## run Y
==> flow/design.v <==
module reg_mux(in,out,clk,ce,rst);
parameter WIDTH=18;
parameter PIPELINE=0; 
parameter RESET_TYPE="SYNC";  
input[WIDTH-1:0] in;
input clk,ce,rst;
output reg[WIDTH-1:0] out;
generate
	if(PIPELINE && RESET_TYPE=="SYNC") begin
		always @(posedge clk) begin
			if(rst) begin
				out<=0;
			end
			else if(ce) begin
				out<=in;
			end
		end
	end
endgenerate
generate
	if(PIPELINE && RESET_TYPE=="ASYNC") begin
		always @(posedge clk or posedge rst) begin
			if (rst) begin
				out<=0;
			end
			else if (ce) begin
				out<=in;
			end
		end
	end
endgenerate
generate
	if(PIPELINE==0) begin
		always @(*) begin
			out=in;
		end
	end
endgenerate
endmodule
module DSP(A,B,C,D,CARRYIN,M,P,CARRYOUT,CARRYOUTF,CLK,OPMODE,
CEA,CEB,CEC,CED,CECARRYIN,CEM,CEP,CEOPMODE,
RSTA,RSTB,RSTC,RSTD,RSTCARRYIN,RSTM,RSTP,RSTOPMODE,
BCOUT,PCIN,PCOUT);
input[17:0] A, B, D;
input[47:0] C,PCIN;
input[7:0] OPMODE;
input CARRYIN,CLK,CEA,CEB,CEC,CECARRYIN,CED,CEM,CEP,CEOPMODE;
input RSTA,RSTB,RSTC,RSTD,RSTCARRYIN,RSTM,RSTP,RSTOPMODE;
output wire[35:0] M;
output wire[47:0] P,PCOUT;
output wire[17:0] BCOUT;
output CARRYOUT,CARRYOUTF;
parameter A0REG=0;	 
parameter A1REG=1; 
parameter B0REG=0;
parameter B1REG=1;
parameter CREG=1;
parameter DREG=1;
parameter MREG=1;
parameter PREG=1;
parameter CARRYINREG=1;
parameter CARRYOUTREG=1;
parameter OPMODEREG=1;
parameter CARRYINSEL="OPMODE5";  
parameter B_INPUT="DIRECT";  
parameter RSTTYPE="SYNC";   
wire[7:0] OPMODE_REG;
wire[17:0] D_REG;
reg[17:0] B0_IN;
wire[17:0] B0_REG;
reg[17:0] PRE_RESULT;
wire[17:0] B1_IN;
wire[17:0] B1_REG;
wire[17:0] A0_REG;
wire[17:0] A1_REG;
wire[35:0] Product_Result;
wire[35:0] M_REG;
reg[47:0] X_OUT;
reg[47:0] Z_OUT;
wire[48:0] Post_Result;
wire[47:0] C_REG;
reg Carry_IN;  
wire CIN; 
wire Carry_Out_In;
reg_mux #(.WIDTH(18), .PIPELINE(DREG), .RESET_TYPE(RSTTYPE)) DREG_INST(.in(D), .out(D_REG), .clk(CLK), .ce(CED), .rst(RSTD));
reg_mux #(.WIDTH(18), .PIPELINE(B0REG), .RESET_TYPE(RSTTYPE)) B0REG_INST(.in(B0_IN), .out(B0_REG), .clk(CLK), .ce(CEB), .rst(RSTB));
reg_mux #(.WIDTH(18), .PIPELINE(B1REG), .RESET_TYPE(RSTTYPE)) B1REG_INST(.in(B1_IN), .out(B1_REG), .clk(CLK), .ce(CEB), .rst(RSTB));
reg_mux #(.WIDTH(18), .PIPELINE(A0REG), .RESET_TYPE(RSTTYPE)) A0REG_INST(.in(A), .out(A0_REG), .clk(CLK), .ce(CEA), .rst(RSTA));
reg_mux #(.WIDTH(18), .PIPELINE(A1REG), .RESET_TYPE(RSTTYPE)) A1REG_INST(.in(A0_REG), .out(A1_REG), .clk(CLK), .ce(CEA), .rst(RSTA));
reg_mux #(.WIDTH(48), .PIPELINE(CREG), .RESET_TYPE(RSTTYPE)) CREG_INST(.in(C), .out(C_REG), .clk(CLK), .ce(CEC), .rst(RSTC));
reg_mux #(.WIDTH(36), .PIPELINE(MREG), .RESET_TYPE(RSTTYPE)) MREG_INST(.in(Product_Result), .out(M_REG), .clk(CLK), .ce(CEM), .rst(RSTM));
reg_mux #(.WIDTH(1), .PIPELINE(CARRYINREG), .RESET_TYPE(RSTTYPE)) CYIREG_INST(.in(Carry_IN), .out(CIN), .clk(CLK), .ce(CECARRYIN), .rst(RSTCARRYIN));
reg_mux #(.WIDTH(8), .PIPELINE(OPMODEREG), .RESET_TYPE(RSTTYPE)) OPMODEREG_INST(.in(OPMODE), .out(OPMODE_REG), .clk(CLK), .ce(CEOPMODE), .rst(RSTOPMODE));
reg_mux #(.WIDTH(1), .PIPELINE(CARRYOUTREG), .RESET_TYPE(RSTTYPE)) CYOREG_INST(.in(Carry_Out_In), .out(CARRYOUT), .clk(CLK), .ce(CECARRYIN), .rst(RSTCARRYIN));
reg_mux #(.WIDTH(48), .PIPELINE(PREG), .RESET_TYPE(RSTTYPE)) PREG_INST(.in(Post_Result), .out(P), .clk(CLK), .ce(CEP), .rst(RSTP));
always @(*) begin
	case(B_INPUT)
		"DIRECT": B0_IN=B;
		"CASCADE": B0_IN=BCOUT;
		default: B0_IN=0;
	endcase
end
always @(*) begin
	if(OPMODE_REG[6])
		PRE_RESULT= D_REG - B0_REG;	
	else
		PRE_RESULT= D_REG + B0_REG;
end
assign B1_IN=(OPMODE_REG[4])? PRE_RESULT: B0_REG;
assign Product_Result=B1_REG * A1_REG;
assign M=M_REG;
always @(*) begin
	case(CARRYINSEL)
		"CARRYIN": Carry_IN=CARRYIN;
		"OPMODE5": Carry_IN=OPMODE_REG[5];
		default: Carry_IN=0;
	endcase
end
always @(*) begin
	case({ OPMODE_REG[3], OPMODE_REG[2]})
		0: Z_OUT=0;
		1: Z_OUT=PCIN;
		2: Z_OUT=P;
		3: Z_OUT=C_REG;
	endcase
end
always @(*) begin
	case( {OPMODE_REG[1], OPMODE_REG[0]})
		0: X_OUT=0;
		1: X_OUT={ {13{M_REG[35]}} , M_REG[34:0] };  
 		2: X_OUT=P;
		3: X_OUT={D_REG[11:0], A1_REG, B1_REG};    
	endcase
end
assign Post_Result= ( OPMODE_REG[7] )? (Z_OUT-(X_OUT+CIN)) : (Z_OUT+X_OUT+CIN) ;
assign Carry_Out_In=Post_Result[48];
assign BCOUT= B1_REG;
assign CARRYOUTF= CARRYOUT;
assign PCOUT=P;
endmodule
clock: 6.48 ns
lec_check: 0
cap_margin: 5
core_margin: 2
core_utilization: 72
cts_cluster_diameter: 53
cts_cluster_size: 15
setup_slack_margin: 1.88
slew_margin: 20
run.sh (not shown) runs the stock make flow with config.mk's settings and CLKGATE_MAP_FILE=.
Run Y got as far as global routing, where a tool error ended the run.
Setup changes, run Y to run C
- changing SETUP_SLACK_MARGIN from 1.88 to -0.34
- removing CTS_CLUSTER_SIZE (formerly 15)
- setting PLACE_DENSITY to 0.6 for the first time
- removing CTS_CLUSTER_DIAMETER (formerly 53)
- changing CORE_UTILIZATION from 72 to 40
- changing CAP_MARGIN from 5 to 20
- changing the clock period (ns, I/O delays scaled along) from 6.48 to 7.26
Findings:
Run C ended with every stage complete and zero timing, DRC or antenna violations.
Note that the number of placed cells counting well taps recorded for run C amounts to 1.10 times the value seen in run Y.
In the flow results for run Y and run C, the placement-stage cell area is smaller on run Y.
Starting density of the core: run C vs run Y down 33 points
Run Y -> run C: standard-cell row count increased by more than a quarter
Number of levels in the clock H-tree: run Y vs run C identical
Reported for run Y and run C, area of the synthesized netlist per yosys stat turned out identical to the last digit.
Run C ended up with a higher half-perimeter wire length of the detailed placement result than run Y did.
Taking run Y as the reference point, the worst setup slack before clock tree synthesis of run C rises by 530 ps.
From run Y to run C the numbers moved as follows: y dimension of the die picked up an extra 33%; area of the die picked up an extra 31,000 um2.
Die span in x went up by more than a quarter going from run Y to run C.


// DSP: RTL as listed in full above, without the edits since
export LEC_CHECK = 0
export CAP_MARGIN = 20
export CORE_MARGIN = 2
export CORE_UTILIZATION = 63
export CTS_CLUSTER_DIAMETER = 42
export CTS_CLUSTER_SIZE = 61
export MAX_ROUTING_LAYER = met4
export PLACE_DENSITY = 0.6
export SLEW_MARGIN = 20
create_clock -name core_clock -period 5.3 [get_ports {CLK}]
The starting point reached the layout checks and failed them: negative setup slack.
==> next run, changes <==
Settings changed: CORE_UTILIZATION 63 to 58, CTS_CLUSTER_DIAMETER 42 to unset, CTS_CLUSTER_SIZE 61 to unset.
Result: The new run ran to the end with violations: negative setup slack; total power fell by 4.2%; sequential share of layout area stays flat; non-clock buffer count goes down by 1; sequential cell count does not change; die area rose by 8.5%; clock-buffer cell count fell by 3; core utilization fell by 6.3 points; worst setup slack is better by 0.52 ns; design area goes down by 0.37%.
==> next run, changes <==
Settings changed: ABC_AREA set to 1, CORE_UTILIZATION 58 to 66, CTS_CLUSTER_DIAMETER set to 239, CTS_CLUSTER_SIZE set to 98, MAX_ROUTING_LAYER met4 to unset.
Clock period 5.3 ns to 4.66 ns, I/O delays scaled along.
After rerunning: The changed run died in global routing (5_1_grt) with GRT-0232; synthesized cell count grows by 47%; die area is lower by 1.9%; synthesized area went up by 12%.
==> next run, changes <==
Settings changed: ABC_AREA 1 to unset, CORE_UTILIZATION 66 to 68, CTS_CLUSTER_DIAMETER 239 to 43, CTS_CLUSTER_SIZE 98 to 87, MAX_ROUTING_LAYER set to met4.
Clock period 4.66 ns to 5.3 ns, I/O delays scaled along.
What happened:
- The new run ended with an error in global routing (5_1_grt), error GRT-0232
- area after synthesis goes down by 10%
- synthesized cell count goes down by 32%
- die size drops by 13%
==> next run, changes <==
Settings changed: ABC_AREA set to 1, CTS_CLUSTER_DIAMETER 43 to unset, CTS_CLUSTER_SIZE 87 to 99, MAX_ROUTING_LAYER met4 to unset, TNS_END_PERCENT set to 5.
Clock period 5.3 ns to 3.15 ns, I/O delays scaled along.
What happened: The new run failed in global routing (5_1_grt) with GRT-0116; die area rises by 11%; area after synthesis grows by 12%; synthesized cell count grows by 47%.


Setup of run 1:
RTL: the design.v shown in full above, as it stands there.
export LEC_CHECK = 0
export CAP_MARGIN = 5
export CORE_MARGIN = 2
export CORE_UTILIZATION = 65
export CTS_CLUSTER_DIAMETER = 29
export CTS_CLUSTER_SIZE = 86
export SETUP_SLACK_MARGIN = 0.73
export SLEW_MARGIN = 20
create_clock -name core_clock -period 5.9 [get_ports {CLK}]
Every stage of run 1 finished as expected; the final checks, on the other hand, flagged negative setup slack, which means the layout fails.
#### Input delta (run 2 over run 1)
- a change of CORE_UTILIZATION from 65 to 64
- a deleted CTS_CLUSTER_SIZE that had been 86
- an added PLACE_DENSITY of 0.6
- a deleted CTS_CLUSTER_DIAMETER that had been 29
- a change of CAP_MARGIN from 5 to 20
- a deleted SETUP_SLACK_MARGIN that had been 0.73
- a change of the clock period (ns, I/O delays scaled along) from 5.9 to 7.26
Results
Comparing run 2 and run 1, the one run not ending clean was run 1.
Run 1 finished every stage; the final checks, however, were not passed, the failures being negative setup slack.
Total power: run 2 vs run 1 down 26%
Cell area after synthesis came out exactly the same in run 2 and run 1.
From run 2 to run 1, number of sinks driven by the clock tree did not move at all.
For run 2, the launch point of the worst path was B1REG_INST.out[9], unlike run 1, where it was B1REG_INST.out[7].
Against run 1, run 2 comes in 5.2% lower on cell area.
Signed area change from the synthesized netlist to the final layout (higher): run 1
Going from run 1 to run 2, layout net count has decreased, routed wire length now sits lower, fmax went down 8.6%.
[run 2 vs run 1] design internal power: lower in run 2
Lower final sum of negative setup slack was reported by run 1, not run 2.
Number of buffer and inverter instances along the worst setup path in run 2 is 1 lower than in run 1
Modified inputs, run 3 compared to run 2
- MAX_ROUTING_LAYER: unset -> met4
- CORE_UTILIZATION: 64 -> 69
- CTS_CLUSTER_DIAMETER: unset -> 357
- CTS_CLUSTER_SIZE: unset -> 42
- the clock period (ns, I/O delays scaled along): 7.26 -> 5.3
==> comparison <==
- Compared to run 2, run 3 was floorplanned on a smaller die.
- Lower cell total after placement goes to run 2 over run 3.
- Run 3: GRT-0116 in 5_1_grt -> run aborted
- Of run 2 and run 3, run 2 shows the lower placed wire-length estimate after detailed placement, with run 3 above it.
- Against run 2, site row count in run 3 fell by a few percent.
- Run 2 -> run 3: unique cell type count in the Yosys netlist delta 0, exact match
Here is what was changed in the inputs of run 4 compared with run 3.
- swapping 69 for 68 in CORE_UTILIZATION
- clearing CTS_CLUSTER_DIAMETER, which used to be 357
- clearing CTS_CLUSTER_SIZE, which used to be 42
- putting ABC_AREA at 1 where nothing was set
- clearing MAX_ROUTING_LAYER, which used to be met4
- swapping 5.3 for 8.01 in the clock period (ns, I/O delays scaled along)
--- outcome ---
Run 4 completed end to end with timing, DRC and antenna clean.
Higher yosys-reported design area after synthesis was reported by run 4, not run 3.
On area inside the core boundary, run 4 does worse than run 3.
In run 4 the proportion of synthesized area in mux cells turned out 8.4 points lower than in run 3.
Vertical die size (run 4 / run 3): 1.06
Between run 4 and run 3, the area after synthesis is lower for run 3.
Run 4 vs run 3, synthesized netlist cell count went up by 47%.
Run 4 vs run 3, die size went up by 5400 µm².
Across both runs, synthesized-area fraction occupied by adder cells was lower for run 4 than for run 3.
When run 4 is set beside run 3, its floorplan core density turns out to be 0.41 points smaller.
Relative to run 3, the cell total after placement of run 4 is higher by 1495.
#### Input delta (run 5 over run 4)
- CORE_UTILIZATION changed from 68 to 40
- ABC_AREA removed (was 1)
- the clock period (ns, I/O delays scaled along) changed from 8.01 to 8.0
### Flow results
- Compared with run 4, in run 5 synthesized area shrank by about 10%, global-route usage shrank by 26 points.
- Comparing static leakage power for run 5 and run 4, the smaller number came from run 5.
- Comparing run 5 and run 4, routed wire length is higher on run 4.
- Looking at die area across run 5 and run 4, the one that comes out lower is run 4.
- Taking run 4 as the reference point, the share of the final layout cell area in multi-input gates of run 5 rises by 3.3 points.
- Run 5 — worst-case setup margin in the final layout 0.49 ns lower, run 4 as reference
- Cells: run 5 has fewer instances than run 4
- Cmp run 5 and run 4 / largest net degree at the start of global routing / higher: run 4
- Row relative slew slack: run 5 higher / run 4 lower
- A end point of the critical path of MREG_INST.out[17] is what run 4 shows, while MREG_INST.out[35] belongs to run 5.
- Run 5: synthesis-to-layout area growth higher than run 4


Starts from the design.v that is shown in full above.
clock: 5.82 ns
lec_check: 0
cap_margin: 20
core_margin: 2
core_utilization: 67
cts_cluster_size: 90
setup_slack_margin: 0.04
slew_margin: 20
The starting point completed and failed the layout checks on negative setup slack.
Rerun with:
--- a/flow/config.mk
+++ b/flow/config.mk
@@ -8 +8 @@
-export CAP_MARGIN = 20
+export CAP_MARGIN = 5
@@ -10 +10 @@
-export CORE_UTILIZATION = 67
+export CORE_UTILIZATION = 70
@@ -11,0 +12 @@
+export MAX_ROUTING_LAYER = met4
Outcome: With this change the flow did not get past global routing, error GRT-0232; synthesized cell count is unchanged; area after synthesis does not change; die area fell by about 4%.
Rerun with:
--- a/flow/config.mk
+++ b/flow/config.mk
@@ -8 +8 @@
-export CAP_MARGIN = 5
+export CAP_MARGIN = 20
@@ -10,4 +10,2 @@
-export CORE_UTILIZATION = 70
-export CTS_CLUSTER_SIZE = 90
-export MAX_ROUTING_LAYER = met4
-export SETUP_SLACK_MARGIN = 0.04
+export CORE_UTILIZATION = 40
+export PLACE_DENSITY = 0.6
==> flow/constraint.sdc (replaced) <==
create_clock -name core_clock -period 7.26 [get_ports {CLK}]
set_input_delay 1.4520 -clock core_clock [delete_from_list [all_inputs] [get_ports {CLK}]]
set_output_delay 1.4520 -clock core_clock [all_outputs]
set_load 0.01 [all_outputs]
Outcome: Now the flow passed the timing, DRC and antenna checks. Synthesized cell count stays the same. Die size rose by 73%. Area after synthesis stays the same.
Rerun with:
--- a/flow/config.mk
+++ b/flow/config.mk
@@ -10,2 +10,3 @@
-export CORE_UTILIZATION = 40
-export PLACE_DENSITY = 0.6
+export CORE_UTILIZATION = 65
+export CTS_CLUSTER_SIZE = 86
+export SETUP_SLACK_MARGIN = 0.09
==> flow/constraint.sdc (replaced) <==
create_clock -name core_clock -period 5.9 [get_ports {CLK}]
set_input_delay 1.1800 -clock core_clock [delete_from_list [all_inputs] [get_ports {CLK}]]
set_output_delay 1.1800 -clock core_clock [all_outputs]
set_load 0.01 [all_outputs]
The changed run produced a layout that fails on negative setup slack.
Total power came out higher by a quarter to a third.
Count of clock-buffer cells in the layout is unchanged.
Non-clock buffer count went up by 106.
Rerun with:
--- a/flow/config.mk
+++ b/flow/config.mk
@@ -7,0 +8 @@
+export ABC_AREA = 1
@@ -10,3 +11,3 @@
-export CORE_UTILIZATION = 65
-export CTS_CLUSTER_SIZE = 86
-export SETUP_SLACK_MARGIN = 0.09
+export CORE_UTILIZATION = 60
+export CTS_CLUSTER_SIZE = 98
+export PLACE_DENSITY = 0.37
==> flow/constraint.sdc (replaced) <==
create_clock -name core_clock -period 4.66 [get_ports {CLK}]
set_input_delay 0.9320 -clock core_clock [delete_from_list [all_inputs] [get_ports {CLK}]]
set_output_delay 0.9320 -clock core_clock [all_outputs]
set_load 0.01 [all_outputs]
After rerunning: The new run completed and failed the layout checks on negative setup slack; combinational power rose by 44%; clock power rose by 38%; cell area rose by 14%; critical path depth fell by 3; via count rose by 31%; worst setup slack loses 250 ps; synthesized cell count rose by 47%; first-iteration DRC count rose by 72%; clock-buffer cell count fell by 1.
Rerun with:
--- a/flow/config.mk
+++ b/flow/config.mk
@@ -8,2 +8 @@
-export ABC_AREA = 1
-export CAP_MARGIN = 20
+export CAP_MARGIN = 5
@@ -11,3 +10,2 @@
-export CORE_UTILIZATION = 60
-export CTS_CLUSTER_SIZE = 98
-export PLACE_DENSITY = 0.37
+export CORE_UTILIZATION = 72
+export CTS_CLUSTER_SIZE = 15
==> flow/constraint.sdc (replaced) <==
create_clock -name core_clock -period 6.48 [get_ports {CLK}]
set_input_delay 1.2960 -clock core_clock [delete_from_list [all_inputs] [get_ports {CLK}]]
set_output_delay 1.2960 -clock core_clock [all_outputs]
set_load 0.01 [all_outputs]
=>
- The changed run finished but fails on negative setup slack
- register-to-register slack improved by 550 ps
- total power is lower by 35%
- count of clock-buffer cells in the layout went up by 2
- combinational power is lower by 41%
- clock power falls by 25%
- area after synthesis decreases by 10%
- final area is lower by 16%
- core utilization grows by 10 points
- first-iteration DRC count decreases by 34%
- sequential power shrinks by 25%
- global-route usage is higher by 1.1 points
No activity file was given, so power comes from the tool's default toggle rates.
